==> inputs of job 318 <==
==> flow/design.v (excerpt) <==
module top (
  input  logic        clk,
  input  logic        rst_n,
  input  logic [15:0] setpoint,
  input  logic [15:0] feedback,
  input  logic [15:0] Kp,
  input  logic [15:0] Ki,
  input  logic [15:0] Kd,
  input  logic [15:0] clk_prescaler,
  output logic [15:0] control_signal
);
Settings: LEC_CHECK=0, CAP_MARGIN=20, CORE_MARGIN=2, CORE_UTILIZATION=72, CTS_CLUSTER_SIZE=83, PLACE_DENSITY_LB_ADDON=0.04, SETUP_SLACK_MARGIN=2.0, SLEW_MARGIN=20, TNS_END_PERCENT=5; clock period 6.88 ns.
run.sh (not shown) runs the stock make flow with config.mk's settings and CLKGATE_MAP_FILE=.
==> job 4456: changes against job 318 <==
==> flow/config.mk (replaced) <==
export PLATFORM = sky130hd
export DESIGN_NAME = top
export DESIGN_NICKNAME = top
export VERILOG_FILES = /design/flow/design.v
export SDC_FILE = /design/flow/constraint.sdc
export NUM_CORES = 4
export LEC_CHECK = 0
export CAP_MARGIN = 20
export CORE_MARGIN = 2
export CORE_UTILIZATION = 59
export SLEW_MARGIN = 20
==> flow/constraint.sdc (replaced) <==
create_clock -name core_clock -period 12.2 [get_ports {clk}]
set_input_delay 2.4400 -clock core_clock [delete_from_list [all_inputs] [get_ports {clk}]]
set_output_delay 2.4400 -clock core_clock [all_outputs]
set_load 0.01 [all_outputs]
==> qor summary <==
quantity                                                           job 318                  job 4456
Wire length of the first global-routing pass                       80.3 mm                   69.2 mm
RD Place Congestion                                                  0.950                     0.867
Number of fill cells                                                  1032                      2304
Final-layout worst hold slack                                     0.508 ns                  0.506 ns
Final period util                                                     1.52                     0.968
Wire length on met2                                                25.2 mm                   20.7 mm
Min-Delay Endpoint                                 u_dut.control_signal[9]  u_dut.control_signal[10]
Number of post-CTS setup repair buffers                                 11                         4
Total wirelength of the detailed-routed design                     49.9 mm                   40.6 mm
DP Wirelength                                                      37.4 mm                   33.2 mm
Status                                          complete, but fails checks  timing/DRC/antenna clean
Reasons for failing layout checks                     negative setup slack                         -
Via count of the first global-routing pass                           16300                     14200
Post-CTS resize count                                                  108                         4
Area growth from synthesis to layout                                 24.6%                     15.3%
DR iter-0 viols                                                       1011                       623
Worst clock skew                                                 0.0107 ns                 0.0110 ns
Final std cells w/o fill                                              2484                      2401

---

==> inputs of run P <==
==> flow/design.v <==
`timescale 1ns / 1ps
module pid_controller(
    input  logic        clk,
    input  logic        rst_n,
    input  logic [15:0] setpoint,
    input  logic [15:0] feedback,
    input  logic [15:0] Kp,
    input  logic [15:0] Ki,
    input  logic [15:0] Kd,
    input  logic [15:0] clk_prescaler,
    output logic [15:0] control_signal
);
    logic signed [16:0]  error_s;         
    logic signed [16:0]  prev_error_s;
    logic signed [31:0]  integral_s;      
    logic signed [31:0]  derivative_s;
    logic [15:0] clk_divider;
    logic        sampling_flag;
    logic signed [31:0] kp_mul, ki_mul;
    logic signed [31:0] kd_mul;
    logic signed [31:0] control_calc;
    always_ff @(posedge clk or negedge rst_n) begin
        if (!rst_n) begin
            clk_divider    <= 16'h0000;
            sampling_flag  <= 1'b0;
        end else if (clk_divider == clk_prescaler) begin
            clk_divider    <= 16'h0000;
            sampling_flag  <= 1'b1;
        end else begin
            clk_divider    <= clk_divider + 16'd1;
            sampling_flag  <= 1'b0;
        end
    end
    always_comb begin
        error_s = $signed({1'b0, setpoint}) - $signed({1'b0, feedback});
        kp_mul = $signed({1'b0, Kp}) * error_s;
        ki_mul = $signed({1'b0, Ki}) * error_s;
        kd_mul = $signed({1'b0, Kd}) * (error_s - prev_error_s);
        control_calc = kp_mul + integral_s + kd_mul;
    end
    always_ff @(posedge clk or negedge rst_n) begin
        if (!rst_n) begin
            prev_error_s   <= '0;
            integral_s     <= '0;
            derivative_s   <= '0;
            control_signal <= 16'h0000;
        end else if (sampling_flag) begin
            integral_s   <= integral_s + ki_mul;
            derivative_s <= kd_mul;
            control_signal <= control_calc[15:0];
            prev_error_s <= error_s;
        end
    end
endmodule
`timescale 1ns/1ps
module top (
  input  logic        clk,
  input  logic        rst_n,
  input  logic [15:0] setpoint,
  input  logic [15:0] feedback,
  input  logic [15:0] Kp,
  input  logic [15:0] Ki,
  input  logic [15:0] Kd,
  input  logic [15:0] clk_prescaler,
  output logic [15:0] control_signal
);
  pid_controller u_dut (
    .clk(clk),
    .rst_n(rst_n),
    .setpoint(setpoint),
    .feedback(feedback),
    .Kp(Kp),
    .Ki(Ki),
    .Kd(Kd),
    .clk_prescaler(clk_prescaler),
    .control_signal(control_signal)
  );
endmodule
==> flow/run.sh <==
#!/bin/bash
# the make line also repeats each setting of config.mk as NAME=value (left out here)
make -C /OpenROAD-flow-scripts/flow DESIGN_CONFIG=/design/flow/config.mk WORK_HOME=/design/flow/orfs CLKGATE_MAP_FILE= finish
==> flow/config.mk <==
export PLATFORM = sky130hd
export DESIGN_NAME = top
export DESIGN_NICKNAME = top
export VERILOG_FILES = /design/flow/design.v
export SDC_FILE = /design/flow/constraint.sdc
export NUM_CORES = 4
export LEC_CHECK = 0
export ABC_AREA = 1
export CAP_MARGIN = 35
export CELL_PAD_IN_SITES_DETAIL_PLACEMENT = 2
export CELL_PAD_IN_SITES_GLOBAL_PLACEMENT = 2
export CORE_MARGIN = 8
export CORE_UTILIZATION = 53
export CTS_CLUSTER_DIAMETER = 230
export CTS_CLUSTER_SIZE = 52
export GPL_ROUTABILITY_DRIVEN = 1
export HOLD_SLACK_MARGIN = 0.11
export MIN_ROUTING_LAYER = met2
export PLACE_DENSITY = 0.71
export SETUP_SLACK_MARGIN = 3.22
export SLEW_MARGIN = 30
==> flow/constraint.sdc <==
create_clock -name core_clock -period 16.2 [get_ports {clk}]
set_input_delay 3.2400 -clock core_clock [delete_from_list [all_inputs] [get_ports {clk}]]
set_output_delay 3.2400 -clock core_clock [all_outputs]
set_load 0.01 [all_outputs]
==> run R (differences from run P) <==
--- a/flow/config.mk
+++ b/flow/config.mk
@@ -7,6 +7,6 @@
 export LEC_CHECK = 0
-export ABC_AREA = 1
+export ABC_AREA = 0
 export CAP_MARGIN = 35
-export CELL_PAD_IN_SITES_DETAIL_PLACEMENT = 2
-export CELL_PAD_IN_SITES_GLOBAL_PLACEMENT = 2
+export CELL_PAD_IN_SITES_DETAIL_PLACEMENT = 0
+export CELL_PAD_IN_SITES_GLOBAL_PLACEMENT = 0
 export CORE_MARGIN = 8
@@ -16,5 +16,7 @@
 export GPL_ROUTABILITY_DRIVEN = 1
+export GPL_TIMING_DRIVEN = 0
 export HOLD_SLACK_MARGIN = 0.11
-export MIN_ROUTING_LAYER = met2
-export PLACE_DENSITY = 0.71
+export MAX_ROUTING_LAYER = met4
+export MIN_ROUTING_LAYER = met1
+export PLACE_DENSITY_LB_ADDON = 0.1
 export SETUP_SLACK_MARGIN = 3.22
==> run B (differences from run P) <==
==> flow/config.mk (replaced) <==
export PLATFORM = sky130hd
export DESIGN_NAME = top
export DESIGN_NICKNAME = top
export VERILOG_FILES = /design/flow/design.v
export SDC_FILE = /design/flow/constraint.sdc
export NUM_CORES = 4
export LEC_CHECK = 0
export CAP_MARGIN = 20
export CORE_MARGIN = 2
export CORE_UTILIZATION = 59
export SETUP_SLACK_MARGIN = 2.3
export SLEW_MARGIN = 20
==> flow/constraint.sdc (replaced) <==
create_clock -name core_clock -period 9.09 [get_ports {clk}]
set_input_delay 1.8180 -clock core_clock [delete_from_list [all_inputs] [get_ports {clk}]]
set_output_delay 1.8180 -clock core_clock [all_outputs]
set_load 0.01 [all_outputs]
==> qor summary <==
| item | run B | run R | run P |
|---|---|---|---|
| Run status | failed layout checks | finished clean | did not finish |
| Last stage reached | - | - | 3_3_place_gp |
| Layout check failures | negative setup slack | - | - |
| Chip area in the Yosys report | 16900 µm² | 16900 µm² | 18000 µm² |
| Comb area share | 68.7% | 70.8% | - |
| Type of the tightest min-delay check | reg -> reg | reg -> reg | - |
| Worst-path maximum fanout | 2 | 10 | - |
| Reg-to-Reg End | u_dut.control_signal[15] | u_dut.control_signal[15] | - |
| Top sig layer | met4 | met4 | - |
| Finished Cell Area | 21800 µm² | 19900 µm² | - |
| Critical-path top delay cell | sky130_fd_sc_hd__fa_1 | sky130_fd_sc_hd__fa_1 | - |
| Final Max-Slew Violation Tally | 0 | 0 | - |
| Clock-pin slew on the worst setup and hold paths | 60 ps | 60 ps | - |
| Max Cap Viol | 0 | 0 | - |
| Clk cell area share | 1.25% | 1.69% | - |
| Signal buf overhead | 13.2% | 9.07% | - |
| Hold violation total from the final report | 0 | 0 | - |
| Worst Setup Slack, final | -1710 ps | 3450 ps | - |
| Final clock period utilization by the worst path | 119% | 78.7% | - |
| Number of non-clock inverters | 411 | 411 | - |
| Hold path startpoint | u_dut.control_signal[11] | u_dut.control_signal[7] | - |
| Violation count after the first detailed-route iteration | 697 | 739 | - |
| # hold bufs at CTS | 0 | 0 | - |
| Flops | 65 | 65 | - |
| Amount of wire on met2 after detailed routing | 23000 µm | 22900 µm | - |

---

==> garnet: inputs <==
// top: RTL as listed in full above, without the edits since
clock: 13.6 ns
lec_check: 0
cap_margin: 20
core_margin: 2
core_utilization: 61
cts_cluster_size: 100
slew_margin: 20
==> onyx (differences from garnet) <==
Settings changed: CORE_UTILIZATION 61 to 72, CTS_CLUSTER_SIZE 100 to 88, PLACE_DENSITY_LB_ADDON set to 0.03, TNS_END_PERCENT set to 5.
==> flow/constraint.sdc (replaced) <==
create_clock -name core_clock -period 10.2 [get_ports {clk}]
set_input_delay 2.0400 -clock core_clock [delete_from_list [all_inputs] [get_ports {clk}]]
set_output_delay 2.0400 -clock core_clock [all_outputs]
set_load 0.01 [all_outputs]
==> juniper (differences from garnet) <==
Settings changed: ABC_AREA set to 0, CORE_UTILIZATION 61 to 70, CTS_CLUSTER_DIAMETER set to 354, CTS_CLUSTER_SIZE 100 to 15, SETUP_SLACK_MARGIN set to -0.4.
==> flow/constraint.sdc (replaced) <==
create_clock -name core_clock -period 5.38 [get_ports {clk}]
set_input_delay 1.0760 -clock core_clock [delete_from_list [all_inputs] [get_ports {clk}]]
set_output_delay 1.0760 -clock core_clock [all_outputs]
set_load 0.01 [all_outputs]
==> qor summary <==
metric                                                                                 onyx                   juniper                   garnet
Result of the run                                                           failed layout checks      failed layout checks  complete, no violations
Reasons for failing layout checks                                      negative setup slack      negative setup slack                        -
R2R cell count                                                                           34                        38                       34
Clk slew on worst S/H paths                                                         0.06 ns                   0.07 ns                  0.07 ns
Wire length on met3                                                                 2.89 mm                   12.0 mm                  1.73 mm
RSZ-0062 raised after global routing                                                   true                      true                    false
Crit share post-route                                                                  110%                      200%                    95.0%
Chip area                                                                         24800 µm²                 25400 µm²                29100 µm²
Endpoints failing setup                                                                   3                        26                        0
Signal buf overhead                                                                   10.9%                     15.1%                    7.70%
Met2 usage in global routing                                                          67.8%                     76.8%                    53.6%
Global-route wire length before repair                                              71.6 mm                   90.3 mm                  66.0 mm
Data arrival, critical path                                                        11.46 ns                  11.02 ns                 13.16 ns
Top routing layer in use                                                               met4                      met5                     met4
Number of nets in the final layout                                                     2642                      2778                     2547
Detailed placer's ending HPWL                                                       34.9 mm                   37.6 mm                  32.4 mm
Via count                                                                             13400                     17300                    12300
Number of antenna violations at the first check in global routing                         0                         9                        1
Non-filler instance count after layout                                                 2380                      2520                     2339
Post-route met1 wirelength                                                          15.7 mm                   21.3 mm                  15.8 mm
Final worst slack                                                                  -1.02 ns                  -5.38 ns                 0.678 ns
Pin count of the biggest net entering global routing                                     66                        47                       66
Worst hold start                                                   u_dut.control_signal[13]  u_dut.control_signal[13]     u_dut.clk_divider[0]
Met1 demand-to-capacity share in global routing                                       43.3%                     50.1%                    35.9%

---

==> willow <==
RTL: the design.v shown in full above, as it stands there.
clock: 16.2 ns
lec_check: 0
abc_area: 0
cap_margin: 35
cell_pad_in_sites_detail_placement: 0
cell_pad_in_sites_global_placement: 1
core_margin: 8
core_utilization: 53
cts_cluster_diameter: 230
cts_cluster_size: 52
gpl_routability_driven: 1
gpl_timing_driven: 0
hold_slack_margin: 0.11
min_routing_layer: met1
place_density: 0.48
setup_slack_margin: 3.22
slew_margin: 30
==> inputs of fjord, as changes to willow <==
ABC_AREA = default   (was 0)
CAP_MARGIN = 20   (was 35)
CELL_PAD_IN_SITES_GLOBAL_PLACEMENT = 0   (was 1)
CORE_MARGIN = 2   (was 8)
CORE_UTILIZATION = 72   (was 53)
CTS_CLUSTER_DIAMETER = 29   (was 230)
CTS_CLUSTER_SIZE = 37   (was 52)
GPL_TIMING_DRIVEN = default   (was 0)
HOLD_SLACK_MARGIN = default   (was 0.11)
PLACE_DENSITY = 0.35   (was 0.48)
SETUP_SLACK_MARGIN = 1.97   (was 3.22)
SLEW_MARGIN = 10   (was 30)
TNS_END_PERCENT = 5   (was default)
==> flow/constraint.sdc (replaced) <==
create_clock -name core_clock -period 6.75 [get_ports {clk}]
set_input_delay 1.3500 -clock core_clock [delete_from_list [all_inputs] [get_ports {clk}]]
set_output_delay 1.3500 -clock core_clock [all_outputs]
set_load 0.01 [all_outputs]
==> inputs of indigo, as changes to willow <==
ABC_AREA = default   (was 0)
CAP_MARGIN = 15   (was 35)
CELL_PAD_IN_SITES_DETAIL_PLACEMENT = default   (was 0)
CELL_PAD_IN_SITES_GLOBAL_PLACEMENT = default   (was 1)
CORE_MARGIN = 2   (was 8)
CORE_UTILIZATION = 68   (was 53)
CTS_CLUSTER_DIAMETER = default   (was 230)
CTS_CLUSTER_SIZE = 21   (was 52)
GPL_ROUTABILITY_DRIVEN = default   (was 1)
GPL_TIMING_DRIVEN = default   (was 0)
HOLD_SLACK_MARGIN = default   (was 0.11)
MIN_ROUTING_LAYER = default   (was met1)
PLACE_DENSITY = default   (was 0.48)
SETUP_SLACK_MARGIN = 1.38   (was 3.22)
SLEW_MARGIN = 20   (was 30)
TNS_END_PERCENT = 5   (was default)
==> flow/constraint.sdc (replaced) <==
create_clock -name core_clock -period 5.3 [get_ports {clk}]
set_input_delay 1.0600 -clock core_clock [delete_from_list [all_inputs] [get_ports {clk}]]
set_output_delay 1.0600 -clock core_clock [all_outputs]
set_load 0.01 [all_outputs]
==> inputs of maple, as changes to willow <==
ABC_AREA = default   (was 0)
CAP_MARGIN = 20   (was 35)
CELL_PAD_IN_SITES_DETAIL_PLACEMENT = default   (was 0)
CELL_PAD_IN_SITES_GLOBAL_PLACEMENT = default   (was 1)
CORE_MARGIN = 2   (was 8)
CORE_UTILIZATION = 72   (was 53)
CTS_CLUSTER_DIAMETER = default   (was 230)
CTS_CLUSTER_SIZE = default   (was 52)
GPL_ROUTABILITY_DRIVEN = default   (was 1)
GPL_TIMING_DRIVEN = default   (was 0)
HOLD_SLACK_MARGIN = default   (was 0.11)
MIN_ROUTING_LAYER = default   (was met1)
PLACE_DENSITY = default   (was 0.48)
PLACE_DENSITY_LB_ADDON = 0.25   (was default)
SETUP_SLACK_MARGIN = 2.3   (was 3.22)
SLEW_MARGIN = 20   (was 30)
==> flow/constraint.sdc (replaced) <==
create_clock -name core_clock -period 12.6 [get_ports {clk}]
set_input_delay 2.5200 -clock core_clock [delete_from_list [all_inputs] [get_ports {clk}]]
set_output_delay 2.5200 -clock core_clock [all_outputs]
set_load 0.01 [all_outputs]
==> results <==
fjord completed and failed the layout checks on setup timing. maple completed without violations. indigo completed, yet does not pass: setup timing. willow passed the timing, design-rule and antenna checks. Wire length: maple is lower than willow (about 2.2%). Of indigo and fjord, fjord has the higher first-iteration DRC count (gap about 40%, measured against fjord). In flip-flop count, fjord and willow do not differ. In fjord the die size is smaller than in indigo, by about 5.4%. In design area, maple and willow hardly differ. The highest global-route usage belongs to fjord, the lowest to willow. Via count, highest first: fjord, indigo, maple, willow.
==> figures <==
quantity	indigo	willow	maple	fjord
Run status	complete, but fails checks	finished clean	finished clean	complete, but fails checks
Violated checks	setup timing	-	-	setup timing
Number of antenna violations at the first check in global routing	0	0	0	1
Met1 wire length	16400 microns	20400 microns	16100 microns	17700 microns
Met2 Track Usage GR	64.3%	44.8%	66.5%	72.7%
Detailed route wirelength on metal2	22800 microns	23600 microns	23600 microns	26300 microns
Actual slew at the worst max-slew pin	0.885 ns	0.908 ns	0.879 ns	0.706 ns
Number of I/O port buffers	113	107	113	113
Buffers inserted during post-CTS setup optimization	11	28	25	8
Layout-to-synthesis area ratio	1.245x	1.167x	1.168x	1.248x
Number of placement rows	57	65	56	56
Remaining max-slew budget at the tightest pin	41.0%	39.5%	41.4%	52.9%
Seq. cell area	1630 sq um	1630 sq um	1630 sq um	1630 sq um
Number of clock buffers in the layout	9	9	11	9
Final HPWL from detailed placement	36600 microns	39300 microns	33200 microns	37900 microns
Fraction of met3 tracks used by global routing	7.53%	4.75%	6.80%	7.90%
Min-Delay Endpoint	u_dut.control_signal[1]$_DFFE_PN0P_	u_dut.control_signal[9]$_DFFE_PN0P_	u_dut.control_signal[13]$_DFFE_PN0P_	u_dut.control_signal[9]$_DFFE_PN0P_
Post-cts gate resize count	115	88	83	85
Clock-cell share of area	1.29%	1.86%	1.46%	1.55%
